**design/flow/design.v**
```verilog
module float_adder(
    input   clk,
    input   rst,
    input   [31:0]  x,
    input   [31:0]  y,
    output  reg [31:0]  z,
    output  reg [1:0]   overflow, 
    output  reg done
);
    reg [24:0]  m_x, m_y, m_z;
    reg [7:0]   exp_x, exp_y, exp_z;
    reg [2:0]   state_now;
    reg sign_z;
    reg [31:0]  x_q, y_q;
    reg [24:0] out_x,out_y,mid_y,mid_x;
    reg [7:0] move_tot;
    reg [2:0] bigger;
    parameter start = 3'b000, zerocheck = 3'b001, equalcheck = 3'b010, addm = 3'b011, normal = 3'b100, over = 3'b110;
    always @(posedge clk) begin
        if(!rst)begin
            state_now <= start;
            done <= 1'b0;
        end
        else begin
        done <= 1'b0;
        case(state_now)
            start:
                begin
                    x_q <= x;
                    y_q <= y;
                    bigger <= 2'b00;
                    exp_x <= x[30:23];
                    exp_y <= y[30:23];
                    m_x <= {1'b0, 1'b1, x[22:0]};
                    m_y <= {1'b0, 1'b1, y[22:0]};
                    out_x <= 25'b0;
                    out_y <= 25'b0;
                    move_tot <= 8'b0;
                    mid_y<={24'b0,1'b1};
                    mid_x<={24'b0,1'b1};
                    if((x[30:23] == 8'd255 && x[22:0] != 0) || (y[30:23] == 8'd255 && y[22:0] != 0)) 
                        begin
                            overflow <= 2'b11;
                            state_now <= over;
                            sign_z <= 1'b1;
                            exp_z <= 8'b11111111;
                            m_z <= 23'b11111111111111111111111;
                        end
                    else if((x[30:23] == 8'd255 && x[22:0] == 0) || (y[30:23] == 8'd255 && y[22:0] == 0)) 
                        begin
                            overflow <= 2'b11;
                            state_now <= over;
                            sign_z <= 1'b0;
                            exp_z <= 8'b11111111;
                            m_z <= 23'b0;
                        end
                    else
                        begin
                            overflow <= 2'b00;
                            state_now <= zerocheck;
                        end
                end
            zerocheck:
                begin
                    if(m_x[22:0] == 23'b0 && exp_x == 8'b0)
                        begin
                            sign_z <= y_q[31];
                            exp_z <= exp_y;
                            m_z <= m_y;
                            state_now <= over;
                        end
                    else if(m_y[22:0] == 23'b0 && exp_y == 8'b0)
                        begin
                            sign_z <= x_q[31];
                            exp_z <= exp_x;
                            m_z <= m_x;
                            state_now <= over;
                        end
                    else
                        begin
                            state_now <= equalcheck;
                        end
                    if(m_x[22:0] != 23'b0 && exp_x == 8'b0)
                        begin
                            m_x <= {1'b0, 1'b0, x_q[22:0]};
                        end
                    if(m_y[22:0] != 23'b0 && exp_y == 8'b0)
                        begin
                            m_y <= {1'b0, 1'b0, y_q[22:0]};
                        end
                end
            equalcheck:
                begin
                    if(exp_x == exp_y)
                        begin
                            if(bigger == 2'b0)
                                begin
                                    state_now <= addm; 
                                end
                            else if(bigger == 2'b10)
                                begin
                                    if(out_y > mid_y)
                                        begin
                                            m_y <= m_y + 1'b1;
                                        end 
                                    else if(out_y < mid_y)
                                        begin
                                            m_y <= m_y;
                                        end
                                    else if(out_y == m_y)
                                        begin
                                            if(m_y[0] == 1)
                                                begin
                                                    m_y <= m_y + 1'b1;
                                                end
                                            else
                                                begin
                                                    m_y <= m_y;
                                                end
                                        end
                                    state_now <= addm;
                                end
                            else if(bigger == 2'b01)
                                begin
                                    if(out_x > mid_x)
                                        begin
                                            m_x <= m_x + 1'b1;
                                        end 
                                    else if(out_x < mid_x)
                                        begin
                                            m_x <= m_x;
                                        end
                                    else if(out_x == m_x)
                                        begin
                                            if(m_x[0] == 1)
                                                begin
                                                    m_x <= m_x + 1'b1;
                                                end
                                            else
                                                begin
                                                    m_x <= m_x;
                                                end
                                        end
                                    state_now <= addm;
                                end
                        end
                    else
                        begin
                            if(exp_x > exp_y)
                                begin
                                    bigger <= 2'b01;
                                    exp_y <= exp_y + 1'b1;
                                    m_y[23:0] <= {1'b0, m_y[23:1]};
                                    out_y[move_tot] <= m_y[0];
                                    mid_y <= {mid_y[23:0], mid_y[24]};
                                    move_tot <= move_tot + 1'b1;
                                    if(m_y == 24'b0) 
                                        begin
                                            sign_z <= x_q[31];
                                            exp_z <= exp_x;
                                            m_z <= m_x;
                                            state_now <= over;
                                        end
                                    else
                                        begin
                                            state_now <= equalcheck;
                                        end
                                end 
                            else
                                begin
                                    bigger <= 2'b10;
                                    exp_x <= exp_x + 1'b1;
                                    m_x[23:0] <= {1'b0, m_x[23:1]};
                                    out_x[move_tot] <= m_x[0];
                                    mid_x <= {mid_x[23:0], mid_x[24]};
                                    move_tot <= move_tot + 1'b1;
                                    if(m_x == 24'b0) 
                                        begin
                                            sign_z <= y_q[31];
                                            exp_z <= exp_y;
                                            m_z <= m_y;
                                            state_now <= over;
                                        end
                                    else
                                        begin
                                            state_now <= equalcheck;
                                        end
                                end
                        end
                end
            addm:
                begin
                    if(x_q[31] ^ y_q[31] == 1'b0)
                        begin
                            exp_z <= exp_x;
                            sign_z <= x_q[31];
                            m_z <= m_x + m_y;
                            state_now <= normal;
                        end 
                    else
                        begin
                            if(m_x > m_y)
                                begin
                                    exp_z <= exp_x;
                                    sign_z <= x_q[31];
                                    m_z <= m_x - m_y;
                                    state_now <= normal;
                                end
                            else if(m_x < m_y)
                                begin
                                    exp_z <= exp_y;
                                    sign_z <= y_q[31];
                                    m_z <= m_y - m_x;
                                    state_now <= normal;
                                end
                            else
                                begin
                                    sign_z <= 1'b0;
                                    exp_z <= 8'b0;
                                    m_z <= 23'b0;
                                    state_now <= over;
                                end
                        end
                end
            normal:
                begin
                    if(m_z[24] == 1'b1)
                        begin
                            if(m_z[0] == 1)
                                begin
                                    m_z <= m_z + 1'b1;
                                    m_z[0] <= 0;
                                    state_now <= normal;
                                end
                            else
                                begin
                                     m_z <= {1'b0, m_z[24:1]};
                                    exp_z <= exp_z + 1'b1;
                                    state_now <= over;
                                end
                        end 
                    else
                        begin
                            if(m_z[23] == 1'b0 && exp_z >= 1)
                                begin
                                    m_z <= {m_z[23:0], 1'b0};
                                    exp_z <= exp_z - 1'b1;
                                    state_now <= normal;
                                end 
                            else
                                begin
                                    state_now <= over;
                                end
                        end
                end
            over:
                begin
                    z <= {sign_z, exp_z[7:0], m_z[22:0]};
                    done <= 1'b1;
                    if(overflow)
                        begin
                            overflow <= overflow;
                            state_now <= start;
                        end
                    else if(exp_z == 8'd255)
                        begin
                            overflow <= 2'b01;
                            state_now <= start;
                        end
                    else if(exp_z == 8'd0 && m_z[22:0] != 23'b0)
                        begin
                            overflow <= 2'b10;
                            state_now <= start;
                        end
                    else
                        begin
                            overflow <= 2'b0;
                            state_now <= start;
                        end
                end
            default:
                begin
                    state_now <= start;
                end
        endcase    
        end
    end
endmodule
```
**design/flow/config.mk**
```make
export PLATFORM = sky130hd
export DESIGN_NAME = float_adder
export DESIGN_NICKNAME = float_adder
export VERILOG_FILES = /design/flow/design.v
export SDC_FILE = /design/flow/constraint.sdc
export NUM_CORES = 4
export LEC_CHECK = 0
export CAP_MARGIN = 20
export CELL_PAD_IN_SITES_GLOBAL_PLACEMENT = 0
export CORE_ASPECT_RATIO = 1.54
export CORE_MARGIN = 2
export CORE_UTILIZATION = 16
export GPL_TIMING_DRIVEN = 1
export PLACE_DENSITY_LB_ADDON = 0.29
export SLEW_MARGIN = 35
export TNS_END_PERCENT = 85
```
**design/flow/constraint.sdc**
```tcl
create_clock -name core_clock -period 3.02 [get_ports {clk}]
set_input_delay 0.6040 -clock core_clock [delete_from_list [all_inputs] [get_ports {clk}]]
set_output_delay 0.6040 -clock core_clock [all_outputs]
set_load 0.01 [all_outputs]
```
**design/flow/run.sh**
```bash
#!/bin/bash
# the make line also repeats each setting of config.mk as NAME=value (left out here)
make -C /OpenROAD-flow-scripts/flow DESIGN_CONFIG=/design/flow/config.mk WORK_HOME=/design/flow/orfs CLKGATE_MAP_FILE= finish
```
==> Flow_metrics.wiki, run 1 <==
== Implementation results ==
{| class="wikitable"
! Metric !! Value
|-
| RSZ-0062 raised after global routing || true
|-
| Via count of the first global-routing pass || ~22000
|-
| Power attributed to combinational cells || 0.00460 W
|-
| Worst hold path endpoint || z[31]
|-
| Gate Count Post-Synth || between 2000 and 2500
|-
| Count of fill cells added during filler insertion || about 15000
|-
| Max frequency || between 200 and 300 MHz
|-
| Internal power contribution || 0.00952 W
|-
| CP max-delay cell || edfxtp_1
|-
| Number of warning messages in the yosys log || 1
|-
| Chip area in the Yosys report || 21700 µm²
|-
| Total buffers and inverters traversed by the critical path || 2
|-
| Die Height || between 400 and 500 µm
|-
| Nets@finish || approximately 3200
|-
| Worst-case headroom to the max-slew limit || between 40% and 50%
|-
| Most used standard cell by instance count after synthesis || edfxtp_1
|-
| Top_reg_cell synth || edfxtp_1
|-
| LEAKAGE || approximately 12 nW
|-
| End point of the critical path || m_z[22]
|-
| Number of logic stages on the critical path including buffering || 13
|-
| Final weighted congestion in routability-driven placement || just over 0.9
|-
| Reg-to-reg slack, setup || -340 ps
|-
| Setup violations, final || 66
|-
| Worst Hold Class || reg2reg
|-
| Post-DP HPWL || 80400 µm
|-
| Sw Share || about a third
|-
| Combinational share of power || about 32%
|-
| Depth of the worst register-to-register path || 13
|-
| Checks that blocked a clean result || negative setup slack
|-
| Depth of the worst hold-timing path || 0
|-
| Level count of the clock H-tree || 2
|-
| CP Data Required Time || 3340 ps
|-
| Synthesized area per cell || about 9.3 µm²
|-
| Total die size || 138000 µm²
|-
| Placed instance count || roughly 4600
|-
| Final worst clock skew || around 33 ps
|-
| Vias post-DR || 20830
|-
| Top fanout value on the critical path || 4
|-
| Max-area cell share || between 40% and 50%
|-
| Multi-input logic area || between 10000 and 15000 µm²
|-
| Number of standard cells in the layout, taps in and fillers out || 4777
|-
| Share of async-settable or async-resettable flops after synthesis || 0%
|-
| Worst supply voltage drop on vdd || ~0.31 mV
|-
| Setup crit start kind || flip-flop
|-
| Endpoint of the most critical register-to-register path || m_z[22]
|-
| TritonCTS clock tree || yes
|-
| Routed Antenna Nets || 0
|-
| Global route overflow || 0
|-
| Maximum clock path buffer count || 3
|-
| Area of the mapped netlist || 21700 µm²
|-
| Slowest cell delay on critical path || 450 ps
|-
| Sequential cell area || 8910 µm²
|-
| Final std cell area, no fill || 32400 µm²
|-
| Proportion of power drawn by flip-flops and latches || a little over a third
|-
| Setup ws final || -341 ps
|-
| Effective utilization at floorplan || ~16%
|-
| Final Slew Violations || 0
|-
| Die span in x || approximately 300 µm
|-
| Post-DP Area || 29100 µm²
|-
| # port buffers || 100
|-
| Starting DRC count in detailed routing || about 1200
|-
| Sum of negative setup slack || -13850 ps
|-
| Main kind of combinational logic by area || AND-OR/OR-AND gates
|-
| Overall fraction of global-route tracks in use || 14.3%
|-
| Reported max-cap violation count || 0
|-
| Post-synth top cells || edfxtp_1 (290), nor2_1 (261), a21oi_1 (166)
|-
| Area share of and/or/nand/nor cells after synthesis || between 15 and 20%
|-
| Hold buffers post-CTS || 0
|-
| Cells in synth_stat.txt || 2328
|-
| Clock period minus worst slack || 3360 ps
|-
| Post-layout period usage of the worst path || 111%
|-
| Actual slew at the worst max-slew pin || ~780 ps
|-
| Wirelength per Cell || around 21 µm
|-
| Synth Area in Compound Gates || between 10% and 20%
|-
| Final wirelength || about 100000 µm
|-
| I/O pin count || 101
|-
| Tool warnings || roughly 87
|-
| Cell family contributing the most delay on the critical path || AND-OR/OR-AND gates
|-
| Synth unique cells || slightly below 80
|-
| Setup crit start || m_x[0]
|-
| Number of enable flip-flop cells || 290
|-
| Clock sink count || roughly 300
|-
| CP cell instances || buf_6 -> ha_4 -> inv_2 -> fa_2 -> o21ba_4 -> o2111ai_2 -> a31oi_2 -> or3_4 -> a311o_1 -> a21oi_2 -> a311oi_2 -> xnor2_1 -> o221ai_1
|-
| Via-to-Cell Ratio || 4.36
|-
| Post-layout total power || ~0.014 W
|-
| Number of optimization iterations in the first detailed-route pass || 6
|-
| DRC violation count after routing || 0
|-
| Post-synthesis net count || roughly 2500
|-
| Clock latency on the worst-skew pair || ~590 ps
|-
| Cts bufs inserted || 35
|-
| Run status || failed layout checks
|-
| Power spent charging and discharging nets || approximately 0.0046 W
|-
| Adders+Majority by Area || 8.76%
|-
| P per Cell Area || about 440 nW/µm²
|-
| Clock Tree Root || clkbuf_16
|-
| Xor/xnor share of the synthesized area || 6.99%
|-
| Core footprint || roughly 130000 µm²
|-
| Crit path DAT || ~3700 ps
|-
| Final Hold Violation Tally || 0
|-
| Clk network pwr share || 32.1%
|-
| Site Rows || 167
|-
| Multiplexer share of the synthesized area || around 1.8%
|-
| Area growth, synth to finish || 49.5%
|-
| Launch instance of the worst min-delay path || sign_z
|-
| Main power group || registers
|-
| Category of the most critical setup path || reg2reg
|-
| Element type at the critical path end || flip-flop
|-
| Maximum number of pins on one net before global-route repair || roughly 67
|-
| Flip-flop and latch count after synthesis || 300
|-
| Synth Seq Share || between 40% and 50%
|-
| Clk power || approximately 0.0046 W
|-
| Initial antenna violation count || 0
|-
| Launching point of the worst reg2reg path || m_x[0]
|-
| Cell area leaders || edfxtp_1 (40%), ha_1 (8.5%), xnor2_1 (5.2%)
|-
| Sequential-cell power consumption || roughly 0.0050 W
|-
| Number of antenna repair diodes || 0
|-
| Cell accounting for the most synthesized area || edfxtp_1
|-
| Clock-pin transition on the worst setup and hold timing paths || ~70 ps
|-
| Wire length of the first global-routing pass || 146000 µm
|}
cell type report:
type	instances	area share (%)
Clock inverter	17	0.618
Multi-Input combinational cell	1733	40.2
Tap cell	1774	6.85
Sequential cell	300	27.5
Timing Repair Buffer	755	20.0
Inverter	152	1.78
Clock buffer	46	2.99
layer usage:
metal  vias to the layer above  global-route usage, %  share of wire (%)
li1                       9957                      -                  -
met5                         -                      0                  0
met1                     10067                   15.3                 38
met3                       231                   1.49                3.6
met2                       575                   26.5                 51
met4                         0                   9.02                7.5
stage by stage:
| stage | util [%] | hold WS, ps | setup WS, ps |
|---|---|---|---|
| 2_1_floorplan | - | 400 | -179 |
| 3_3_place_gp | 21.7 | 461 | -783 |
| 3_5_place_dp | 21.7 | 474 | -763 |
| 4_1_cts | 23.7 | 484 | -325 |
| 5_1_grt | 24.1 | 510 | -449 |
| 6_report | 24.1 | 491 | -341 |
timing repair:
action | CTS | global route
gates cloned | 7 | 3
endpoints found under the setup margin | 200 | 258
setup buffers | 54 | 15
resized | 218 | 87
pin swaps | 86 | 54
==> inputs of run 2 (changes only) <==
CELL_PAD_IN_SITES_GLOBAL_PLACEMENT = unset   (was 0)
CORE_ASPECT_RATIO = unset   (was 1.54)
CORE_MARGIN = 7   (was 2)
CORE_UTILIZATION = 40   (was 16)
CTS_CLUSTER_SIZE = 13   (was unset)
GPL_TIMING_DRIVEN = unset   (was 1)
PLACE_DENSITY_LB_ADDON = unset   (was 0.29)
SETUP_SLACK_MARGIN = 0.13   (was unset)
SLEW_MARGIN = 20   (was 35)
TNS_END_PERCENT = unset   (was 85)
clock period = 2.49 ns   (was 3.02 ns; I/O delays follow)
==> Flow_metrics.wiki, run 2 <==
== Implementation results ==
{| class="wikitable"
! Metric !! Value
|-
| TritonCTS clock tree || yes
|-
| Power spent charging and discharging nets || 0.00586 W (+26%)
|-
| Synth Seq Share || 41.1% (unchanged)
|-
| Clock period minus worst slack || 3370 ps (+10.7 ps)
|-
| Final core area utilization || 64.3% (+40 points)
|-
| Nets@finish || 3430 (+7.4%)
|-
| Most used standard cell by instance count after synthesis || edfxtp_1
|-
| Main power group || combinational logic
|-
| Number of optimization iterations in the first detailed-route pass || 8 (+2)
|-
| Area share of and/or/nand/nor cells after synthesis || 16.3% (unchanged)
|-
| Final Slew Violations || 0 (unchanged)
|-
| Maximum clock path buffer count || 3 (unchanged)
|-
| Element type at the critical path end || flip-flop
|-
| End point of the critical path || m_z[13]
|-
| Share of async-settable or async-resettable flops after synthesis || 0% (unchanged)
|-
| Routed Antenna Nets || 0 (unchanged)
|-
| Depth of the worst register-to-register path || 13 (unchanged)
|-
| Final wirelength || 94600 µm (-6.2%)
|-
| Post-DP HPWL || 69300 µm (-14%)
|-
| Category of the most critical setup path || reg2reg
|-
| Top_reg_cell synth || edfxtp_1
|-
| P per Cell Area || 521 nW/µm² (+19%)
|-
| Via-to-Cell Ratio || 5.82 (+33%)
|-
| Minimum setup slack after placement || -1250 ps (-482 ps)
|-
| Adders+Majority by Area || 8.76% (unchanged)
|-
| Synthesized area per cell || 9.31 µm² (unchanged)
|-
| Multiplexer share of the synthesized area || 1.84% (unchanged)
|-
| Die Height || 247 µm (-46%)
|-
| Cell family contributing the most delay on the critical path || AND-OR/OR-AND gates
|-
| Number of logic stages on the critical path including buffering || 13 (unchanged)
|-
| Slowest cell delay on critical path || 520 ps (+70 ps)
|-
| Vias post-DR || 22913 (+10%)
|-
| Clock sink count || 300 (unchanged)
|-
| CP max-delay cell || or4b_4
|-
| Setup crit start || m_y[1]
|-
| LEAKAGE || 14.1 nW (+13%)
|-
| Cts bufs inserted || 38 (+8.6%)
|-
| Total buffers and inverters traversed by the critical path || 3 (+1)
|-
| Max-area cell share || 40.2% (unchanged)
|-
| Depth of the worst hold-timing path || 0 (unchanged)
|-
| Reg-to-reg slack, setup || -880 ps (-540 ps)
|-
| Checks that blocked a clean result || negative setup slack
|-
| Main kind of combinational logic by area || AND-OR/OR-AND gates
|-
| Cells in synth_stat.txt || 2328 (unchanged)
|-
| Sw Share || 32.6% (-0.19 points)
|-
| RSZ-0062 raised after global routing || true
|-
| Gate Count Post-Synth || 2328 (unchanged)
|-
| Proportion of power drawn by flip-flops and latches || 33.8% (-1.6 points)
|-
| Setup violations, final || 332 (+400%)
|-
| DRC violation count after routing || 0 (unchanged)
|-
| Synth Area in Compound Gates || 19.8% (unchanged)
|-
| Clk network pwr share || 30.6% (-1.5 points)
|-
| Final weighted congestion in routability-driven placement || 1.04 (+13%)
|-
| Wire length of the first global-routing pass || 140000 µm (-4.4%)
|-
| Actual slew at the worst max-slew pin || 936 ps (+160 ps)
|-
| Post-layout period usage of the worst path || 135% (+24 points)
|-
| Effective utilization at floorplan || 40.3% (+24 points)
|-
| Area of the mapped netlist || 21700 µm² (unchanged)
|-
| Crit path DAT || 3690 ps (about the same)
|-
| Sum of negative setup slack || -114450 ps (-100610 ps)
|-
| # port buffers || 100 (unchanged)
|-
| Endpoint of the most critical register-to-register path || m_z[13]
|-
| Combinational share of power || 35.6% (+3.2 points)
|-
| Final worst clock skew || 25.0 ps (-8.42 ps)
|-
| Clk power || 0.00549 W (+21%)
|-
| Internal power contribution || 0.0121 W (+27%)
|-
| Run status || failed layout checks
|-
| Top fanout value on the critical path || 5 (+1)
|-
| CP Data Required Time || 2810 ps (-530 ps)
|-
| Worst supply voltage drop on vdd || 0.557 mV (+79%)
|-
| Worst Hold Class || reg2reg
|-
| Overall fraction of global-route tracks in use || 29.9% (+16 points)
|-
| Cell mode on critical path || buf_6
|-
| Flip-flop and latch count after synthesis || 300 (unchanged)
|-
| Area growth, synth to finish || 59.2%
|-
| Hold buffers post-CTS || 0 (unchanged)
|-
| Max frequency || 297 MHz (-0.32%)
|-
| Core footprint || 53700 µm² (-60%)
|-
| Site Rows || 85 (-49%)
|-
| Final Hold Violation Tally || 0 (unchanged)
|-
| Reported max-cap violation count || 0 (unchanged)
|-
| Clock-pin transition on the worst setup and hold timing paths || 60 ps (about the same)
|-
| Cell accounting for the most synthesized area || edfxtp_1
|-
| Power attributed to combinational cells || 0.00640 W (+39%)
|-
| Sequential-cell power consumption || 0.00608 W (+21%)
|-
| Clock Tree Root || clkbuf_16
|-
| Cell area leaders || edfxtp_1 (40%), ha_1 (8.5%), xnor2_1 (5.2%)
|-
| I/O pin count || 101 (unchanged)
|-
| Tool warnings || 87 (unchanged)
|-
| Clock latency on the worst-skew pair || 580 ps (about the same)
|-
| Level count of the clock H-tree || 2 (unchanged)
|-
| Setup crit start kind || flip-flop
|-
| Worst hold path endpoint || z[31]
|-
| Worst-case headroom to the max-slew limit || 37.5% (-11 points)
|-
| Maximum number of pins on one net before global-route repair || 70 (+4.5%)
|-
| Setup ws final || -881 ps (-541 ps)
|-
| Xor/xnor share of the synthesized area || 6.99% (unchanged)
|-
| Via count of the first global-routing pass || 22862 (+5.1%)
|-
| Die span in x || 247 µm (-18%)
|-
| Number of enable flip-flop cells || 290 (unchanged)
|-
| Launch instance of the worst min-delay path || sign_z
|-
| Launching point of the worst reg2reg path || m_y[1]
|-
| Chip area in the Yosys report || 21700 µm² (unchanged)
|-
| CP cell instances || buf_6 -> ha_4 -> nor2b_4 -> o2111ai_2 -> or4b_4 -> a21o_1 -> o31ai_4 -> buf_6 -> a21oi_4 -> buf_6 -> a22oi_2 -> a211oi_4 -> a211o_1
|-
| Starting DRC count in detailed routing || 2543 (+120%)
|-
| Number of warning messages in the yosys log || 1 (unchanged)
|-
| Global route overflow || 0 (unchanged)
|-
| Initial antenna violation count || 3 (+3)
|-
| Post-synthesis net count || 2544 (unchanged)
|-
| Wirelength per Cell || 24.0 µm (+14%)
|-
| Total die size || 60900 µm² (-56%)
|-
| Post-synth top cells || edfxtp_1 (290), nor2_1 (261), a21oi_1 (166)
|-
| Synth unique cells || 78 (unchanged)
|}
-- run 2: layer usage --
metal | GRT usage (%) | vias up | routed length [µm]
met1 | 39.3 | 11044 | 39500
met3 | 6.10 | 273 | 7980
met2 | 47.4 | 1151 | 42100
met4 | 13.5 | 4 | 4980
li1 | - | 10441 | -
met5 | 0 | - | 26
-- run 2: repair_timing --
item                       4_1_cts  5_1_grt
buffers inserted               103       53
pin swaps                      138      100
gates resized                  345      184
cloned                          20        7
setup endpoints to repair      344      349
-- run 2: stage by stage --
stage	hold WS, ps	cell area, µm²	instances	total power [W]
3_3_place_gp	456	29300	3702	0.0112
5_1_grt	469	34500	3938	0.0186
3_5_place_dp	429	29300	3702	0.0113
4_1_cts	451	33200	3886	0.0175
2_1_floorplan	400	22400	2328	0.00867
6_report	462	34500	3939	0.0180
-- run 2: cell type report --
cell class                 count  area (µm²)
antenna                        1        2.50
multi-input combinational   1733       14100
clock inverter                16         173
fill                        4225       19200
clock buffer                  52        1020
sequential                   300        8910
inverter                     152         592
timing repair buffer         989        8840
tap                          696         871
==> inputs of run 3 (changes only) <==
ABC_AREA = 1   (was unset)
CORE_MARGIN = 2   (was 7)
CORE_UTILIZATION = 72   (was 40)
CTS_CLUSTER_DIAMETER = 397   (was unset)
CTS_CLUSTER_SIZE = 10   (was 13)
HOLD_SLACK_MARGIN = 0.3   (was unset)
PLACE_DENSITY = 0.4   (was unset)
SETUP_SLACK_MARGIN = 0.51   (was 0.13)
TNS_END_PERCENT = 10   (was unset)
clock period = 2.59 ns   (was 2.49 ns; I/O delays follow)
==> Flow_metrics.wiki, run 3 <==
== Metrics ==
{| class="wikitable"
! Metric !! Value
|-
| Post-DP HPWL || 71700 µm (+3.4%)
|-
| Synthesized area per cell || 7.21 µm² (-23%)
|-
| Post-synthesis net count || 3608 (+42%)
|-
| Synth unique cells || 58 (-26%)
|-
| Number of enable flip-flop cells || 290 (unchanged)
|-
| Cells in synth_stat.txt || 3392 (+46%)
|-
| Share of async-settable or async-resettable flops after synthesis || 0% (unchanged)
|-
| I/O pin count || 101 (unchanged)
|-
| Placed instance count || 4190 (+13%)
|-
| Chip area in the Yosys report || 24500 µm² (+13%)
|-
| Level count of the clock H-tree || 2 (unchanged)
|-
| Post-synth top cells || nand2_1 (798), inv_1 (460), nor2_1 (344)
|-
| Effective utilization at floorplan || 73.0% (+33 points)
|-
| Synth Seq Share || 36.4% (-4.7 points)
|-
| Flip-flop and latch count after synthesis || 300 (unchanged)
|-
| Gate Count Post-Synth || 3392 (+46%)
|-
| Number of warning messages in the yosys log || 1 (unchanged)
|-
| Main kind of combinational logic by area || simple AND/OR/NAND/NOR gates
|-
| Xor/xnor share of the synthesized area || 3.81% (-3.2 points)
|-
| Failing step || 5_1_grt
|-
| Area share of and/or/nand/nor cells after synthesis || 30.6% (+14 points)
|-
| Max-area cell share || 35.6% (-4.6 points)
|-
| Top_reg_cell synth || edfxtp_1
|-
| Site Rows || 67 (-21%)
|-
| Final weighted congestion in routability-driven placement || 1.26 (+21%)
|-
| Maximum clock path buffer count || 3 (unchanged)
|-
| Cts bufs inserted || 35 (-7.9%)
|-
| First Err || [ERROR GRT-0116] Global routing finished with congestion. Check the congestion regions in the DRC Viewer.
|-
| Overall fraction of global-route tracks in use || around 80%
|-
| Die span in x || 188 µm (-24%)
|-
| Area of the mapped netlist || 24500 µm² (+13%)
|-
| # port buffers || 100 (unchanged)
|-
| Multiplexer share of the synthesized area || 0% (-1.8 points)
|-
| Cell area leaders || edfxtp_1 (36%), nand2_1 (12%), ha_1 (7.5%)
|-
| Clock sink count || 300 (unchanged)
|-
| Die Height || 188 µm (-24%)
|-
| Clock Tree Root || clkbuf_16
|-
| Global route overflow || 82
|-
| Adders+Majority by Area || 7.76% (-1.0 points)
|-
| Cell accounting for the most synthesized area || edfxtp_1
|-
| Synth Area in Compound Gates || 11.6% (-8.2 points)
|-
| Run status || aborted with a tool error
|-
| Core footprint || 33500 µm² (-38%)
|-
| Most used standard cell by instance count after synthesis || nand2_1
|-
| Total die size || 35500 µm² (-42%)
|}
==> run 3: metrics by stage <==
step / setup WS [ps] / area, µm² / setup TNS, ps
after floorplan: -45.3 / 24500 / -6240
after CTS: -13.0 / 31700 / -178
after detailed placement: -210 / 28500 / -9780
after global placement: -117 / 28500 / -4050
==> run 3: timing repair <==
action | in CTS
endpoints found under the setup margin | 346
resized | 429
hold buffers | 0
cloned | 4
pin swaps | 127
buffers inserted | 61
==> run 3: routing by layer <==
metal | track usage [%] | overflow
met5 | 39.3 | 0
met4 | 80.2 | 43
met3 | 68.5 | 2
met2 | 94.9 | 37
met1 | 81.7 | 0
==> inputs of run 4 (changes only) <==
ABC_AREA = unset   (was 1)
CORE_UTILIZATION = 64   (was 72)
CTS_CLUSTER_DIAMETER = unset   (was 397)
CTS_CLUSTER_SIZE = unset   (was 10)
HOLD_SLACK_MARGIN = unset   (was 0.3)
PLACE_DENSITY = unset   (was 0.4)
SETUP_SLACK_MARGIN = -0.32   (was 0.51)
TNS_END_PERCENT = unset   (was 10)
clock period = 3.5 ns   (was 2.59 ns; I/O delays follow)
==> Flow_metrics.wiki, run 4 <==
== Implementation results ==
{| class="wikitable"
! Metric !! Value
|-
| CP cell instances || inv_1 -> buf_4 -> ha_1 -> nor4b_1 -> nand4_1 -> nor4_2 -> buf_4 -> and3_1 -> mux2_2 -> nor2_1 -> a2111oi_1 -> buf_4 -> o31a_1 -> buf_12
|-
| Top fanout value on the critical path || 24
|-
| Cell family contributing the most delay on the critical path || simple AND/OR/NAND/NOR gates
|-
| Worst Hold Class || reg2reg
|-
| Slowest cell delay on critical path || ~460 ps
|-
| DRC violation count after routing || 0
|-
| Die span in x || 188 µm (-0.18%)
|-
| Most used standard cell by instance count after synthesis || edfxtp_1
|-
| Power spent charging and discharging nets || between 0.003 and 0.004 W
|-
| Setup crit start kind || flip-flop
|-
| Via count of the first global-routing pass || just over 20000
|-
| Cts bufs inserted || 34 (-2.9%)
|-
| CP max-delay cell || edfxtp_1
|-
| Clock sink count || 300 (unchanged)
|-
| Setup violations, final || ~49
|-
| Core footprint || 33400 µm² (-0.25%)
|-
| Wire length of the first global-routing pass || 120000 µm
|-
| I/O pin count || 101 (unchanged)
|-
| Post-DP HPWL || 59000 µm (-18%)
|-
| Effective utilization at floorplan || 64.8% (-8.2 points)
|-
| Site Rows || 67 (unchanged)
|-
| Number of enable flip-flop cells || 290 (unchanged)
|-
| Synth Seq Share || 41.1% (+4.7 points)
|-
| Synth Area in Compound Gates || 19.8% (+8.2 points)
|-
| Worst-case headroom to the max-slew limit || between 40 and 50%
|-
| Max-area cell share || 40.2% (+4.6 points)
|-
| Chip area in the Yosys report || 21700 µm² (-11%)
|-
| Sum of negative setup slack || -10880 ps
|-
| Launching point of the worst reg2reg path || m_y[0]
|-
| Cells in synth_stat.txt || 2328 (-31%)
|-
| Number of antenna repair diodes || 0
|-
| Area of the mapped netlist || 21700 µm² (-11%)
|-
| Area growth, synth to finish || 20.0%
|-
| Number of warning messages in the yosys log || 1 (unchanged)
|-
| Main kind of combinational logic by area || AND-OR/OR-AND gates
|-
| Clk power || 0.00368 W
|-
| Power attributed to combinational cells || around 0.0030 W
|-
| Xor/xnor share of the synthesized area || 6.99% (+3.2 points)
|-
| Maximum number of pins on one net before global-route repair || between 100 and 150
|-
| Max frequency || 261 MHz
|-
| Routed Antenna Nets || 0
|-
| Worst hold path endpoint || z[31]
|-
| Sequential-cell power consumption || roughly 0.0044 W
|-
| Clock Tree Root || clkbuf_16
|-
| Final Hold Violation Tally || 0
|-
| Combinational share of power || between 20% and 30%
|-
| Main power group || registers
|-
| Overall fraction of global-route tracks in use || 44.5%
|-
| Depth of the worst hold-timing path || 0
|-
| Post-synth top cells || edfxtp_1 (290), nor2_1 (261), a21oi_1 (166)
|-
| Clk network pwr share || 33.4%
|-
| Adders+Majority by Area || 8.76% (+1.0 points)
|-
| Maximum clock path buffer count || 3 (unchanged)
|-
| Tool warnings || around 90
|-
| Area share of and/or/nand/nor cells after synthesis || 16.3% (-14 points)
|-
| Setup ws final || -335 ps
|-
| Worst supply voltage drop on vdd || 0.518 mV
|-
| Actual slew at the worst max-slew pin || around 850 ps
|-
| CP Data Required Time || approximately 3800 ps
|-
| Worst hold slack || 452 ps
|-
| Cell area leaders || edfxtp_1 (40%), ha_1 (8.5%), xnor2_1 (5.2%)
|-
| Final weighted congestion in routability-driven placement || 1.07 (-15%)
|-
| # port buffers || 100 (unchanged)
|-
| Final worst clock skew || ~16 ps
|-
| Flip-flop and latch count after synthesis || 300 (unchanged)
|-
| Endpoint of the most critical register-to-register path || m_z[8]
|-
| End point of the critical path || m_z[8]
|-
| Global route overflow || 0
|-
| Crit path DAT || about 4100 ps
|-
| Clock latency on the worst-skew pair || between 500 and 600 ps
|-
| Category of the most critical setup path || reg2reg
|-
| Number of logic stages on the critical path including buffering || 14
|-
| TritonCTS clock tree || yes
|-
| Sw Share || between 30% and 40%
|-
| Final Slew Violations || 0
|-
| Multiplexer share of the synthesized area || 1.84% (+1.8 points)
|-
| Initial antenna violation count || 3
|-
| Wirelength per Cell || around 26 µm
|-
| Nets@finish || about 2800
|-
| Top_reg_cell synth || edfxtp_1
|-
| Via-to-Cell Ratio || between 6 and 7
|-
| Final wirelength || ~80000 µm
|-
| LEAKAGE || around 10 nW
|-
| Reported max-cap violation count || 0
|-
| Element type at the critical path end || flip-flop
|-
| Launch instance of the worst min-delay path || sign_z
|-
| Die Height || 188 µm (-0.18%)
|-
| Gate Count Post-Synth || 2328 (-31%)
|-
| Vias post-DR || 21264
|-
| Post-layout total power || between 0.01 and 0.015 W
|-
| P per Cell Area || approximately 420 nW/µm²
|-
| Post-synthesis net count || 2544 (-29%)
|-
| Internal power contribution || ~0.0075 W
|-
| Run status || failed layout checks
|-
| Level count of the clock H-tree || 2 (unchanged)
|-
| Cell mode on critical path || buf_4
|-
| Total die size || 35300 µm² (-0.35%)
|-
| Depth of the worst register-to-register path || 14
|-
| Post-layout period usage of the worst path || 110%
|-
| Checks that blocked a clean result || negative setup slack
|-
| Number of optimization iterations in the first detailed-route pass || 11
|-
| Synthesized area per cell || 9.31 µm² (+29%)
|-
| Clock period minus worst slack || 3840 ps
|-
| Proportion of power drawn by flip-flops and latches || ~40%
|-
| Share of async-settable or async-resettable flops after synthesis || 0% (unchanged)
|-
| Reg-to-reg slack, setup || -340 ps
|-
| Synth unique cells || 78 (+34%)
|-
| Cell accounting for the most synthesized area || edfxtp_1
|-
| Clock-pin transition on the worst setup and hold timing paths || 60 ps
|-
| Starting DRC count in detailed routing || roughly 3900
|-
| Setup crit start || m_y[0]
|-
| Total buffers and inverters traversed by the critical path || 5
|}
run 4: what timing repair did:
action	in CTS	in global routing
gates resized	0	2
endpoints found under the setup margin	0	33
setup buffers	0	0
hold buffers	0	0
run 4: per-stage QoR:
stage	cell area, µm²	utilization [%]	setup WS, ps	cells
floorplan	21700	-	-210	2328
global placement	24900	74.4	-103	3001
detailed placement	24900	74.4	-147	3001
CTS	26000	77.7	-281	3062
global route	26000	77.8	-318	3062
finish	26000	77.8	-335	3062
run 4: cell type report:
| type | instances | area [µm²] |
|---|---|---|
| Clock buffer | 40 | 905 |
| Clock inverter | 21 | 201 |
| Fill cell | 2101 | 7440 |
| Inverter | 152 | 572 |
| Multi-Input combinational cell | 1731 | 11700 |
| Sequential cell | 300 | 8910 |
| Tap cell | 448 | 561 |
| Timing Repair Buffer | 370 | 3170 |
run 4: per-layer routing:
| metal | up-vias | share of wire, % | wire (µm) | global-route usage, % |
|---|---|---|---|---|
| met5 | - | 0.018 | 14 | 0 |
| met4 | 2 | 6.1 | 4830 | 23.2 |
| met3 | 356 | 13 | 10500 | 9.66 |
| met2 | 1822 | 43 | 34200 | 67.3 |
| met1 | 9925 | 38 | 29800 | 60.2 |
| li1 | 9159 | - | - | - |
==> inputs of run 5 (changes only) <==
CELL_PAD_IN_SITES_GLOBAL_PLACEMENT = 0   (was unset)
CORE_ASPECT_RATIO = 1.54   (was unset)
CORE_UTILIZATION = 58   (was 64)
GPL_TIMING_DRIVEN = 1   (was unset)
SETUP_SLACK_MARGIN = unset   (was -0.32)
SLEW_MARGIN = 35   (was 20)
TNS_END_PERCENT = 85   (was unset)
clock period = 3.02 ns   (was 3.5 ns; I/O delays follow)
==> Flow_metrics.wiki, run 5 <==
== Implementation results ==
{| class="wikitable"
! Metric !! Value
|-
| Reg-to-reg slack, setup || -410 ps (-80 ps)
|-
| Effective utilization at floorplan || 59.1% (-5.7 points)
|-
| Main power group || registers
|-
| Setup violations, final || 95 (+94%)
|-
| Area growth, synth to finish || 38.1%
|-
| Flip-flop and latch count after synthesis || 300 (unchanged)
|-
| Chip area in the Yosys report || 21700 µm² (unchanged)
|-
| Wirelength per Cell || 29.2 µm (+13%)
|-
| Worst-case headroom to the max-slew limit || 32.5% (-11 points)
|-
| Top fanout value on the critical path || 4 (-83%)
|-
| Final Hold Violation Tally || 0 (unchanged)
|-
| Die Height || 244 µm (+30%)
|-
| Clk power || 0.00360 W (-2%)
|-
| Worst supply voltage drop on vdd || 0.830 mV (+60%)
|-
| Gate Count Post-Synth || 2328 (unchanged)
|-
| Xor/xnor share of the synthesized area || 6.99% (unchanged)
|-
| Final worst clock skew || 21.2 ps (+4.85 ps)
|-
| Via count of the first global-routing pass || 22990 (+13%)
|-
| Initial antenna violation count || 2 (-1)
|-
| Clock sink count || 300 (unchanged)
|-
| Clock latency on the worst-skew pair || 590 ps (+20 ps)
|-
| Placed instance count || 3273 (+9.1%)
|-
| Nets@finish || 3105 (+11%)
|-
| Number of optimization iterations in the first detailed-route pass || 6 (-5)
|-
| Final wirelength || 99500 µm (+25%)
|-
| Area share of and/or/nand/nor cells after synthesis || 16.3% (unchanged)
|-
| P per Cell Area || 445 nW/µm² (+5.0%)
|-
| Crit path DAT || 3760 ps (-340 ps)
|-
| Clock period minus worst slack || 3430 ps (-402 ps)
|-
| Via-to-Cell Ratio || 6.90 (-0.58%)
|-
| TritonCTS clock tree || yes
|-
| Internal power contribution || 0.00874 W (+17%)
|-
| Max frequency || 291 MHz (+12%)
|-
| Most used standard cell by instance count after synthesis || edfxtp_1
|-
| Final weighted congestion in routability-driven placement || 1.05 (-1.4%)
|-
| Die span in x || 160 µm (-15%)
|-
| Cell family contributing the most delay on the critical path || AND-OR/OR-AND gates
|-
| Power spent charging and discharging nets || 0.00459 W (+28%)
|-
| Number of logic stages on the critical path including buffering || 12 (-2)
|-
| Total buffers and inverters traversed by the critical path || 1 (-4)
|-
| # port buffers || 100 (unchanged)
|-
| Combinational share of power || 35.1% (+8.3 points)
|-
| Power attributed to combinational cells || 0.00468 W (+58%)
|-
| Main kind of combinational logic by area || AND-OR/OR-AND gates
|-
| Multiplexer share of the synthesized area || 1.84% (unchanged)
|-
| Setup crit start || m_x[0]
|-
| Sw Share || 34.4% (+2.1 points)
|-
| I/O pin count || 101 (unchanged)
|-
| Global route overflow || 0 (unchanged)
|-
| Share of async-settable or async-resettable flops after synthesis || 0% (unchanged)
|-
| Sequential-cell power consumption || 0.00505 W (+15%)
|-
| Clock Tree Root || clkbuf_16
|-
| Depth of the worst register-to-register path || 12 (-2)
|-
| Number of standard cells in the layout, taps in and fillers out || 3402 (+11%)
|-
| CP cell instances || ha_2 -> inv_2 -> fa_2 -> o21ba_4 -> o2111ai_4 -> a31oi_2 -> or3_4 -> a311o_1 -> a21oi_2 -> o2111ai_2 -> mux2i_1 -> o221ai_1
|-
| DRC violation count after routing || 0 (unchanged)
|-
| Level count of the clock H-tree || 1 (-1)
|-
| Tool warnings || 92 (+4.5%)
|-
| Maximum clock path buffer count || 3 (unchanged)
|-
| Checks that blocked a clean result || negative setup slack
|-
| Post-DP HPWL || 69900 µm (+18%)
|-
| Element type at the critical path end || flip-flop
|-
| Post-synth top cells || edfxtp_1 (290), nor2_1 (261), a21oi_1 (166)
|-
| Worst hold path endpoint || z[31]
|-
| Max-area cell share || 40.2% (unchanged)
|-
| End point of the critical path || m_z[24]
|-
| Number of enable flip-flop cells || 290 (unchanged)
|-
| Cells in synth_stat.txt || 2328 (unchanged)
|-
| Reported max-cap violation count || 0 (unchanged)
|-
| Run status || failed layout checks
|-
| Post-synthesis net count || 2544 (unchanged)
|-
| Synth unique cells || 78 (unchanged)
|-
| Final Slew Violations || 0 (unchanged)
|-
| Worst hold slack || 516 ps (+63.3 ps)
|-
| Maximum number of pins on one net before global-route repair || 104 (-5.5%)
|-
| Actual slew at the worst max-slew pin || 1010 ps (+158 ps)
|-
| Category of the most critical setup path || reg2reg
|-
| Cell accounting for the most synthesized area || edfxtp_1
|-
| Endpoint of the most critical register-to-register path || m_z[24]
|-
| Core footprint || 36700 µm² (+9.7%)
|-
| CP Data Required Time || 3340 ps (-430 ps)
|-
| Cts bufs inserted || 29 (-15%)
|-
| Total die size || 39000 µm² (+10%)
|-
| Launching point of the worst reg2reg path || m_x[0]
|-
| Post-layout period usage of the worst path || 114% (+4.1 points)
|-
| LEAKAGE || 11.9 nW (+17%)
|-
| RSZ-0062 raised after global routing || true
|-
| Setup crit start kind || flip-flop
|-
| Clk network pwr share || 27.0% (-6.4 points)
|-
| Synthesized area per cell || 9.31 µm² (unchanged)
|-
| Depth of the worst hold-timing path || 0 (unchanged)
|-
| Synth Seq Share || 41.1% (unchanged)
|-
| CP max-delay cell || edfxtp_1
|-
| Worst Hold Class || reg2reg
|-
| Starting DRC count in detailed routing || 3227 (-16%)
|-
| Routed Antenna Nets || 0 (unchanged)
|-
| Minimum setup slack after placement || -521 ps (-374 ps)
|-
| Top_reg_cell synth || edfxtp_1
|-
| Site Rows || 87 (+30%)
|-
| Cell area leaders || edfxtp_1 (40%), ha_1 (8.5%), xnor2_1 (5.2%)
|-
| Area of the mapped netlist || 21700 µm² (unchanged)
|-
| Clock-pin transition on the worst setup and hold timing paths || 70 ps (about the same)
|-
| Slowest cell delay on critical path || 470 ps (about the same)
|-
| Overall fraction of global-route tracks in use || 47.6% (+3.2 points)
|-
| Vias post-DR || 23489 (+10%)
|-
| Synth Area in Compound Gates || 19.8% (unchanged)
|-
| Proportion of power drawn by flip-flops and latches || 37.9% (-2.0 points)
|-
| Wire length of the first global-routing pass || 140000 µm (+16%)
|-
| Setup ws final || -414 ps (-78.2 ps)
|-
| Launch instance of the worst min-delay path || sign_z
|-
| Number of warning messages in the yosys log || 1 (unchanged)
|-
| Adders+Majority by Area || 8.76% (unchanged)
|-
| Hold buffers post-CTS || 0 (unchanged)
|}
[run 5: area by class of cell]
cell class              count  area [µm²]
multi-input cells        1733       13100
well taps                 489         612
inverters                 152         579
fillers                  2111        6760
clock buffers              36         802
clock inverters            16        86.3
repair buffers            673        5830
flip-flops and latches    300        8910
diodes                      3        7.51
[run 5: per-stage QoR]
stage	setup TNS, ps	utilization (%)	total power (W)	cell area [µm²]
after floorplan	-6950	-	0.00705	21900
after global placement	-21290	73.1	0.00883	26800
after detailed placement	-25300	73.2	0.00893	26800
after CTS	-3750	78.9	0.0128	29000
after global routing	-23840	81.6	0.0136	29900
final	-16440	81.6	0.0133	29900
[run 5: routing by layer]
metal / vias up / routed length, µm / part of all wire [%] / GRT usage, %
li1: 9784 / - / - / -
met5: - / 0 / 0 / 0
met1: 11013 / 31100 / 31 / 51.0
met4: 0 / 12500 / 13 / 44.8
met2: 1933 / 45500 / 46 / 79.2
met3: 759 / 10400 / 10 / 8.50
[run 5: timing repair]
action | CTS | global route
cloned | 4 | 5
setup endpoints to repair | 155 | 235
resized | 176 | 159
setup buffers | 50 | 28
pin swaps | 66 | 78
==> inputs of run 6 (changes only) <==
CELL_PAD_IN_SITES_GLOBAL_PLACEMENT = unset   (was 0)
CORE_ASPECT_RATIO = unset   (was 1.54)
CORE_UTILIZATION = 40   (was 58)
GPL_TIMING_DRIVEN = unset   (was 1)
SLEW_MARGIN = 20   (was 35)
TNS_END_PERCENT = unset   (was 85)
clock period = 2.75 ns   (was 3.02 ns; I/O delays follow)
==> Flow_metrics.wiki, run 6 <==
== Implementation results ==
{| class="wikitable"
! Metric !! Value
|-
| Cell accounting for the most synthesized area || edfxtp_1
|-
| End point of the critical path || m_z[24]
|-
| TritonCTS clock tree || yes
|-
| Gate Count Post-Synth || 2328 (unchanged)
|-
| Most used standard cell by instance count after synthesis || edfxtp_1
|-
| Core footprint || 53700 µm² (+46%)
|-
| Chip area in the Yosys report || 21700 µm² (unchanged)
|-
| Wirelength per Cell || 23.3 µm (-20%)
|-
| Reg-to-reg slack, setup || -650 ps (-230 ps)
|-
| Reported max-cap violation count || 0 (unchanged)
|-
| Synth unique cells || 78 (unchanged)
|-
| Category of the most critical setup path || reg2reg
|-
| Site Rows || 85 (-2.3%)
|-
| Combinational share of power || 33.5% (-1.6 points)
|-
| Slowest cell delay on critical path || 460 ps (about the same)
|-
| Depth of the worst register-to-register path || 12 (unchanged)
|-
| Clock period minus worst slack || 3400 ps (-37.0 ps)
|-
| Post-DP HPWL || 66900 µm (-4.3%)
|-
| Endpoint of the most critical register-to-register path || m_z[24]
|-
| CP max-delay cell || edfxtp_1
|-
| Clk network pwr share || 31.4% (+4.4 points)
|-
| Main kind of combinational logic by area || AND-OR/OR-AND gates
|-
| Top fanout value on the critical path || 4 (unchanged)
|-
| Final wirelength || 88800 µm (-11%)
|-
| Actual slew at the worst max-slew pin || 1120 ps (+107 ps)
|-
| Final Slew Violations || 0 (unchanged)
|-
| Sequential-cell power consumption || 0.00551 W (+9.1%)
|-
| Setup crit start || m_x[0]
|-
| Worst Hold Class || reg2reg
|-
| Cts bufs inserted || 38 (+31%)
|-
| Initial antenna violation count || 0 (-2)
|-
| Cells in synth_stat.txt || 2328 (unchanged)
|-
| Flip-flop and latch count after synthesis || 300 (unchanged)
|-
| Adders+Majority by Area || 8.76% (unchanged)
|-
| Cell family contributing the most delay on the critical path || AND-OR/OR-AND gates
|-
| Max-area cell share || 40.2% (unchanged)
|-
| Cell area leaders || edfxtp_1 (40%), ha_1 (8.5%), xnor2_1 (5.2%)
|-
| Global route overflow || 0 (unchanged)
|-
| Setup violations, final || 161 (+69%)
|-
| Main power group || registers
|-
| Worst-case headroom to the max-slew limit || 25.4% (-7.1 points)
|-
| Run status || failed layout checks
|-
| Clock latency on the worst-skew pair || 590 ps (about the same)
|-
| RSZ-0062 raised after global routing || true
|-
| Count of fill cells added during filler insertion || 4546 (+120%)
|-
| Number of warning messages in the yosys log || 1 (unchanged)
|-
| Final std cell area, no fill || 32300 µm² (+7.8%)
|-
| Starting DRC count in detailed routing || 2007 (-38%)
|-
| Worst hold path endpoint || z[31]
|-
| Final weighted congestion in routability-driven placement || 1.02 (-3.1%)
|-
| CP cell instances || ha_2 -> inv_2 -> fa_2 -> o21ba_4 -> o2111ai_4 -> a31oi_2 -> or3_4 -> a311o_1 -> a21oi_2 -> o2111ai_2 -> mux2i_1 -> o221ai_1
|-
| CP Data Required Time || 3040 ps (-300 ps)
|-
| Worst supply voltage drop on vdd || 0.498 mV (-40%)
|-
| Launching point of the worst reg2reg path || m_x[0]
|-
| Wire length of the first global-routing pass || 131000 µm (-6.1%)
|-
| Proportion of power drawn by flip-flops and latches || 35.1% (-2.8 points)
|-
| Synth Seq Share || 41.1% (unchanged)
|-
| Multiplexer share of the synthesized area || 1.84% (unchanged)
|-
| Via-to-Cell Ratio || 5.84 (-15%)
|-
| Routed Antenna Nets || 0 (unchanged)
|-
| Via count of the first global-routing pass || 21613 (-6.0%)
|-
| Crit path DAT || 3680 ps (-80 ps)
|-
| Die Height || 237 µm (-2.9%)
|-
| # port buffers || 100 (unchanged)
|-
| Overall fraction of global-route tracks in use || 30.7% (-17 points)
|-
| Vias post-DR || 22232 (-5.4%)
|-
| Power attributed to combinational cells || 0.00526 W (+12%)
|-
| Depth of the worst hold-timing path || 0 (unchanged)
|-
| Clk power || 0.00493 W (+37%)
|-
| Top_reg_cell synth || edfxtp_1
|-
| Total buffers and inverters traversed by the critical path || 1 (unchanged)
|-
| Maximum clock path buffer count || 3 (unchanged)
|-
| Share of async-settable or async-resettable flops after synthesis || 0% (unchanged)
|-
| Setup crit start kind || flip-flop
|-
| Number of enable flip-flop cells || 290 (unchanged)
|-
| Area of the mapped netlist || 21700 µm² (unchanged)
|-
| Power spent charging and discharging nets || 0.00510 W (+11%)
|-
| Launch instance of the worst min-delay path || sign_z
|-
| Post-DP Area || 28400 µm² (+6.0%)
|-
| Sw Share || 32.5% (-1.9 points)
|-
| DRC violation count after routing || 0 (unchanged)
|-
| Level count of the clock H-tree || 2 (+1)
|-
| Xor/xnor share of the synthesized area || 6.99% (unchanged)
|-
| Synth Area in Compound Gates || 19.8% (unchanged)
|-
| Setup ws final || -647 ps (-233 ps)
|-
| Worst hold slack || 459 ps (-56.9 ps)
|-
| Die span in x || 237 µm (+48%)
|-
| Area growth, synth to finish || 48.9%
|-
| Element type at the critical path end || flip-flop
|-
| Nets@finish || 3301 (+6.3%)
|-
| Checks that blocked a clean result || negative setup slack
|-
| Post-synth top cells || edfxtp_1 (290), nor2_1 (261), a21oi_1 (166)
|-
| Tool warnings || 87 (-5.4%)
|-
| Synthesized area per cell || 9.31 µm² (unchanged)
|-
| Number of logic stages on the critical path including buffering || 12 (unchanged)
|-
| Post-layout period usage of the worst path || 124% (+9.8 points)
|-
| Area share of and/or/nand/nor cells after synthesis || 16.3% (unchanged)
|-
| Final Hold Violation Tally || 0 (unchanged)
|-
| Effective utilization at floorplan || 40.3% (-19 points)
|-
| Maximum number of pins on one net before global-route repair || 86 (-17%)
|-
| LEAKAGE || 13.0 nW (+9.5%)
|-
| Clock-pin transition on the worst setup and hold timing paths || 80 ps (about the same)
|-
| I/O pin count || 101 (unchanged)
|-
| Number of optimization iterations in the first detailed-route pass || 6 (unchanged)
|-
| Final worst clock skew || 34.8 ps (+13.6 ps)
|-
| Clock sink count || 300 (unchanged)
|-
| Total die size || 56100 µm² (+44%)
|-
| Internal power contribution || 0.0106 W (+21%)
|-
| Post-synthesis net count || 2544 (unchanged)
|-
| Clock Tree Root || clkbuf_16
|-
| Hold buffers post-CTS || 0 (unchanged)
|-
| Max frequency || 294 MHz (+1.1%)
|-
| P per Cell Area || 487 nW/µm² (+9.3%)
|}
run 6: repair_timing:
item | 4_1_cts | 5_1_grt
pin swaps | 72 | 81
cloned | 15 | 3
buffers inserted | 55 | 39
resized | 258 | 135
endpoints found under the setup margin | 172 | 250
run 6: through the flow:
step	utilization [%]	total power [W]	cells	worst slack (ps)	TNS, ps
finish	60.1	0.0157	3807	-647	-45310
global route	60.1	0.0163	3805	-723	-57070
CTS	58.6	0.0154	3780	-606	-37500
detailed placement	53.0	0.0100	3650	-1310	-73320
global placement	53.0	0.00995	3650	-1270	-68730
floorplan	-	0.00777	2328	-502	-26860
run 6: cell type report:
| class | count | area [µm²] | share of cell area, % |
|---|---|---|---|
| Multi-Input combinational cell | 1734 | 13400 | 41.5 |
| Sequential cell | 300 | 8910 | 27.6 |
| Timing Repair Buffer | 859 | 7320 | 22.7 |
| Clock buffer | 50 | 1040 | 3.21 |
| Tap cell | 696 | 871 | 2.70 |
| Inverter | 152 | 578 | 1.79 |
| Clock inverter | 14 | 143 | 0.442 |
| Antenna cell | 2 | 5.00 | 0.0155 |
run 6: layer usage:
metal	track usage [%]	vias up	wire [µm]
met3	3.63	223	6480
met2	48.6	1137	39800
met5	0	-	0
met4	12.6	0	3980
li1	-	10190	-
met1	42.6	10682	38600
==> inputs of run 7 (changes only) <==
CELL_PAD_IN_SITES_GLOBAL_PLACEMENT = 3   (was unset)
CORE_ASPECT_RATIO = 1.54   (was unset)
CORE_MARGIN = 6   (was 2)
CORE_UTILIZATION = 19   (was 40)
GPL_ROUTABILITY_DRIVEN = 1   (was unset)
GPL_TIMING_DRIVEN = 1   (was unset)
PLACE_DENSITY_LB_ADDON = 0.2   (was unset)
SLEW_MARGIN = 15   (was 20)
TNS_END_PERCENT = 85   (was unset)
clock period = 3.02 ns   (was 2.75 ns; I/O delays follow)
==> Flow_metrics.wiki, run 7 <==
== Implementation results ==
{| class="wikitable"
! Metric !! Value
|-
| Adders+Majority by Area || 8.76% (unchanged)
|-
| Clock sink count || 300 (unchanged)
|-
| Gate Count Post-Synth || 2328 (unchanged)
|-
| Cell family contributing the most delay on the critical path || AND-OR/OR-AND gates
|-
| Chip area in the Yosys report || 21700 µm² (unchanged)
|-
| Cts bufs inserted || 39 (+2.6%)
|-
| Power attributed to combinational cells || 0.00511 W (-3%)
|-
| Post-synthesis net count || 2544 (unchanged)
|-
| Tool warnings || 87 (unchanged)
|-
| Maximum number of pins on one net before global-route repair || 68 (-21%)
|-
| Slowest cell delay on critical path || 480 ps (+20 ps)
|-
| Synth unique cells || 78 (unchanged)
|-
| Flip-flop and latch count after synthesis || 300 (unchanged)
|-
| Total die size || 122000 µm² (+120%)
|-
| Via-to-Cell Ratio || 4.71 (-19%)
|-
| Final std cell area, no fill || 32700 µm² (+1.3%)
|-
| Most used standard cell by instance count after synthesis || edfxtp_1
|-
| Number of warning messages in the yosys log || 1 (unchanged)
|-
| CP max-delay cell || a311o_2
|-
| Number of enable flip-flop cells || 290 (unchanged)
|-
| Max-area cell share || 40.2% (unchanged)
|-
| Post-synth top cells || edfxtp_1 (290), nor2_1 (261), a21oi_1 (166)
|-
| RSZ-0062 raised after global routing || true
|-
| Effective utilization at floorplan || 19.2% (-21 points)
|-
| Run status || failed layout checks
|-
| Main power group || combinational logic
|-
| TritonCTS clock tree || yes
|-
| Count of fill cells added during filler insertion || 12014 (+160%)
|-
| DRC violation count after routing || 0 (unchanged)
|-
| Final core area utilization || 28.9% (-31 points)
|-
| Site Rows || 153 (+80%)
|-
| Setup violations, final || 66 (-59%)
|-
| Clk power || 0.00472 W (-4.3%)
|-
| Share of async-settable or async-resettable flops after synthesis || 0% (unchanged)
|-
| Crit path DAT || 3820 ps (+140 ps)
|-
| Worst supply voltage drop on vdd || 0.337 mV (-32%)
|-
| Cell accounting for the most synthesized area || edfxtp_1
|-
| Endpoint of the most critical register-to-register path || m_z[24]
|-
| Clock period minus worst slack || 3520 ps (+125 ps)
|-
| Cells in synth_stat.txt || 2328 (unchanged)
|-
| End point of the critical path || m_z[24]
|-
| Post-DP Area || 29200 µm² (+2.7%)
|-
| Clock Tree Root || clkbuf_16
|-
| Setup ws final || -502 ps (+145 ps)
|-
| LEAKAGE || 12.8 nW (-2.1%)
|-
| Power spent charging and discharging nets || 0.00503 W (-1.4%)
|-
| Launching point of the worst reg2reg path || m_y[0]
|-
| Overall fraction of global-route tracks in use || 18.1% (-13 points)
|-
| Cell area leaders || edfxtp_1 (40%), ha_1 (8.5%), xnor2_1 (5.2%)
|-
| Maximum clock path buffer count || 3 (unchanged)
|-
| Final weighted congestion in routability-driven placement || 0.903 (-11%)
|-
| CP Data Required Time || 3320 ps (+280 ps)
|-
| Reported max-cap violation count || 0 (unchanged)
|-
| Area growth, synth to finish || 50.8%
|-
| P per Cell Area || 455 nW/µm² (-6.5%)
|-
| Final worst clock skew || 43.3 ps (+8.46 ps)
|-
| Setup crit start kind || flip-flop
|-
| Vias post-DR || 21322 (-4.1%)
|-
| Depth of the worst hold-timing path || 1 (+1)
|-
| Hold buffers post-CTS || 0 (unchanged)
|-
| Sw Share || 33.8% (+1.4 points)
|-
| Global route overflow || 0 (unchanged)
|-
| Nets@finish || 3246 (-1.7%)
|-
| Main kind of combinational logic by area || AND-OR/OR-AND gates
|-
| Top_reg_cell synth || edfxtp_1
|-
| Area of the mapped netlist || 21700 µm² (unchanged)
|-
| Combinational share of power || 34.4% (+0.9 points)
|-
| Top fanout value on the critical path || 2 (-2)
|-
| Clk network pwr share || 31.8% (+0.4 points)
|-
| Die Height || 431 µm (+82%)
|-
| Via count of the first global-routing pass || 22530 (+4.2%)
|-
| Area share of and/or/nand/nor cells after synthesis || 16.3% (unchanged)
|-
| Launch instance of the worst min-delay path || bigger[0]
|-
| Wirelength per Cell || 25.7 µm (+10%)
|-
| Category of the most critical setup path || reg2reg
|-
| Worst-case headroom to the max-slew limit || 26.6% (+1.2 points)
|-
| Level count of the clock H-tree || 2 (unchanged)
|-
| Sum of negative setup slack || -16400 ps (+28910 ps)
|-
| Worst hold path endpoint || bigger[0]
|-
| Initial antenna violation count || 0 (unchanged)
|-
| Depth of the worst register-to-register path || 13 (+1)
|-
| Post-layout period usage of the worst path || 117% (-6.9 points)
|-
| Worst Hold Class || reg2reg
|-
| # port buffers || 100 (unchanged)
|-
| Final Slew Violations || 0 (unchanged)
|-
| Clock latency on the worst-skew pair || 590 ps (about the same)
|-
| Clock-pin transition on the worst setup and hold timing paths || 60 ps (-20 ps)
|-
| Element type at the critical path end || flip-flop
|-
| Die span in x || 284 µm (+20%)
|-
| Post-layout total power || 0.0149 W (-5.3%)
|-
| Xor/xnor share of the synthesized area || 6.99% (unchanged)
|-
| Starting DRC count in detailed routing || 1273 (-37%)
|-
| Synth Seq Share || 41.1% (unchanged)
|-
| Synth Area in Compound Gates || 19.8% (unchanged)
|-
| Sequential-cell power consumption || 0.00503 W (-8.7%)
|-
| Max frequency || 284 MHz (-3.6%)
|-
| Actual slew at the worst max-slew pin || 1100 ps (-19.9 ps)
|-
| Proportion of power drawn by flip-flops and latches || 33.8% (-1.3 points)
|-
| Number of antenna repair diodes || 0 (-2)
|-
| Wire length of the first global-routing pass || 164000 µm (+25%)
|-
| Final Hold Violation Tally || 0 (unchanged)
|-
| Number of optimization iterations in the first detailed-route pass || 6 (unchanged)
|-
| Routed Antenna Nets || 0 (unchanged)
|-
| I/O pin count || 101 (unchanged)
|-
| Post-DP HPWL || 93900 µm (+40%)
|-
| Checks that blocked a clean result || negative setup slack
|-
| Total buffers and inverters traversed by the critical path || 2 (+1)
|-
| Internal power contribution || 0.00983 W (-7.2%)
|-
| Multiplexer share of the synthesized area || 1.84% (unchanged)
|-
| Number of logic stages on the critical path including buffering || 13 (+1)
|-
| Reg-to-reg slack, setup || -500 ps (+140 ps)
|-
| Synthesized area per cell || 9.31 µm² (unchanged)
|-
| Core footprint || 113000 µm² (+110%)
|-
| Setup crit start || m_y[0]
|-
| CP cell instances || buf_4 -> ha_2 -> inv_1 -> fa_2 -> o21ba_4 -> o2111ai_4 -> a31oi_2 -> or3_4 -> a311o_2 -> a21oi_4 -> o2111ai_2 -> mux2i_1 -> o221ai_1
|-
| Final wirelength || 116000 µm (+31%)
|}
[run 7: through the flow]
stage | setup slack (ps) | cells | hold WS (ps)
global placement | -1410 | 4397 | 489
CTS | -381 | 4503 | 507
finish | -502 | 4530 | 504
floorplan | -179 | 2328 | 400
detailed placement | -1420 | 4397 | 496
global route | -534 | 4530 | 538
[run 7: layout make-up]
cell class / instances / area, µm² / share of cell area (%)
Tap cell: 1472 / 1840 / 5.64
Sequential cell: 300 / 8910 / 27.3
Timing Repair Buffer: 804 / 6850 / 21.0
Multi-Input combinational cell: 1733 / 13300 / 40.6
Clock buffer: 53 / 1070 / 3.28
Clock inverter: 16 / 159 / 0.486
Inverter: 152 / 584 / 1.79
[run 7: timing repair]
item | 4_1_cts | 5_1_grt
endpoints found under the setup margin | 142 | 155
cloned | 4 | 4
setup buffers | 38 | 34
pin swaps | 50 | 80
resized | 188 | 151
[run 7: layer usage]
layer  wire length, µm  up-vias  GRT usage (%)
li1                  -    10063              -
met1             42000    10584           18.9
met2             63000      460           35.5
met3              3340      215           1.90
met4              7950        0           9.32
met5                 0        -              0
==> inputs of run 8 (changes only) <==
CELL_PAD_IN_SITES_GLOBAL_PLACEMENT = unset   (was 3)
CORE_ASPECT_RATIO = 0.88   (was 1.54)
CORE_MARGIN = 2   (was 6)
CORE_UTILIZATION = 72   (was 19)
CTS_CLUSTER_DIAMETER = 346   (was unset)
CTS_CLUSTER_SIZE = 39   (was unset)
GPL_ROUTABILITY_DRIVEN = unset   (was 1)
GPL_TIMING_DRIVEN = unset   (was 1)
HOLD_SLACK_MARGIN = -0.09   (was unset)
PLACE_DENSITY_LB_ADDON = 0.29   (was 0.2)
SETUP_SLACK_MARGIN = 0.47   (was unset)
SLEW_MARGIN = 20   (was 15)
TNS_END_PERCENT = unset   (was 85)
clock period = 3.16 ns   (was 3.02 ns; I/O delays follow)
==> Flow_metrics.wiki, run 8 <==
== Metrics ==
{| class="wikitable"
! Metric !! Value
|-
| Run status || aborted with a tool error
|-
| Failing step || 5_1_grt
|-
| First Err || [ERROR GRT-0116] Global routing finished with congestion. Check the congestion regions in the DRC Viewer.
|-
| Total die size || 31500 µm² (-74%)
|-
| I/O pin count || 101 (unchanged)
|-
| Minimum setup slack after placement || -515 ps (+904 ps)
|-
| Placed instance count || 3017 (-31%)
|-
| Synth Area in Compound Gates || 19.8% (unchanged)
|-
| Flip-flop and latch count after synthesis || 300 (unchanged)
|-
| Multiplexer share of the synthesized area || 1.84% (unchanged)
|-
| Most used standard cell by instance count after synthesis || edfxtp_1
|-
| Share of async-settable or async-resettable flops after synthesis || 0% (unchanged)
|-
| Cts bufs inserted || 11 (-72%)
|-
| # port buffers || 100 (unchanged)
|-
| Final weighted congestion in routability-driven placement || 1.19 (+31%)
|-
| Area share of and/or/nand/nor cells after synthesis || 16.3% (unchanged)
|-
| Synth unique cells || 78 (unchanged)
|-
| Level count of the clock H-tree || 1 (-1)
|-
| Area of the mapped netlist || 21700 µm² (unchanged)
|-
| Xor/xnor share of the synthesized area || 6.99% (unchanged)
|-
| Chip area in the Yosys report || 21700 µm² (unchanged)
|-
| Core footprint || 29600 µm² (-74%)
|-
| Synth Seq Share || 41.1% (unchanged)
|-
| Number of warning messages in the yosys log || 1 (unchanged)
|-
| Effective utilization at floorplan || 73.2% (+54 points)
|-
| Post-DP Area || 25500 µm² (-13%)
|-
| Post-DP HPWL || 58400 µm (-38%)
|-
| Max-area cell share || 40.2% (unchanged)
|-
| Die span in x || 189 µm (-34%)
|-
| Global route overflow || 1
|-
| Top_reg_cell synth || edfxtp_1
|-
| Post-synth top cells || edfxtp_1 (290), nor2_1 (261), a21oi_1 (166)
|-
| Cell accounting for the most synthesized area || edfxtp_1
|-
| Maximum clock path buffer count || 3 (unchanged)
|-
| Synthesized area per cell || 9.31 µm² (unchanged)
|-
| Adders+Majority by Area || 8.76% (unchanged)
|-
| Cells in synth_stat.txt || 2328 (unchanged)
|-
| Number of enable flip-flop cells || 290 (unchanged)
|-
| Overall fraction of global-route tracks in use || roughly 75%
|-
| Clock sink count || 300 (unchanged)
|-
| Site Rows || 59 (-61%)
|-
| Cell area leaders || edfxtp_1 (40%), ha_1 (8.5%), xnor2_1 (5.2%)
|-
| Post-synthesis net count || 2544 (unchanged)
|-
| Clock Tree Root || clkbuf_16
|-
| Gate Count Post-Synth || 2328 (unchanged)
|-
| Die Height || 167 µm (-61%)
|-
| Main kind of combinational logic by area || AND-OR/OR-AND gates
|}
## run 8: stage by stage
step	power (W)	hold slack, ps
global placement	0.00795	417
CTS	0.0104	447
detailed placement	0.00814	414
floorplan	0.00677	400
## run 8: metal layers
metal / overflow / track usage [%]
met4: 1 / 69.9
met2: 0 / 89.9
met5: 0 / 33.1
met1: 0 / 77.9
met3: 0 / 60.4
## run 8: timing repair
item / CTS
pin swaps: 133
resized: 271
hold buffers: 0
setup buffers: 68
gates cloned: 11
setup endpoints to repair: 260
No activity file was given, so power comes from the tool's default toggle rates.
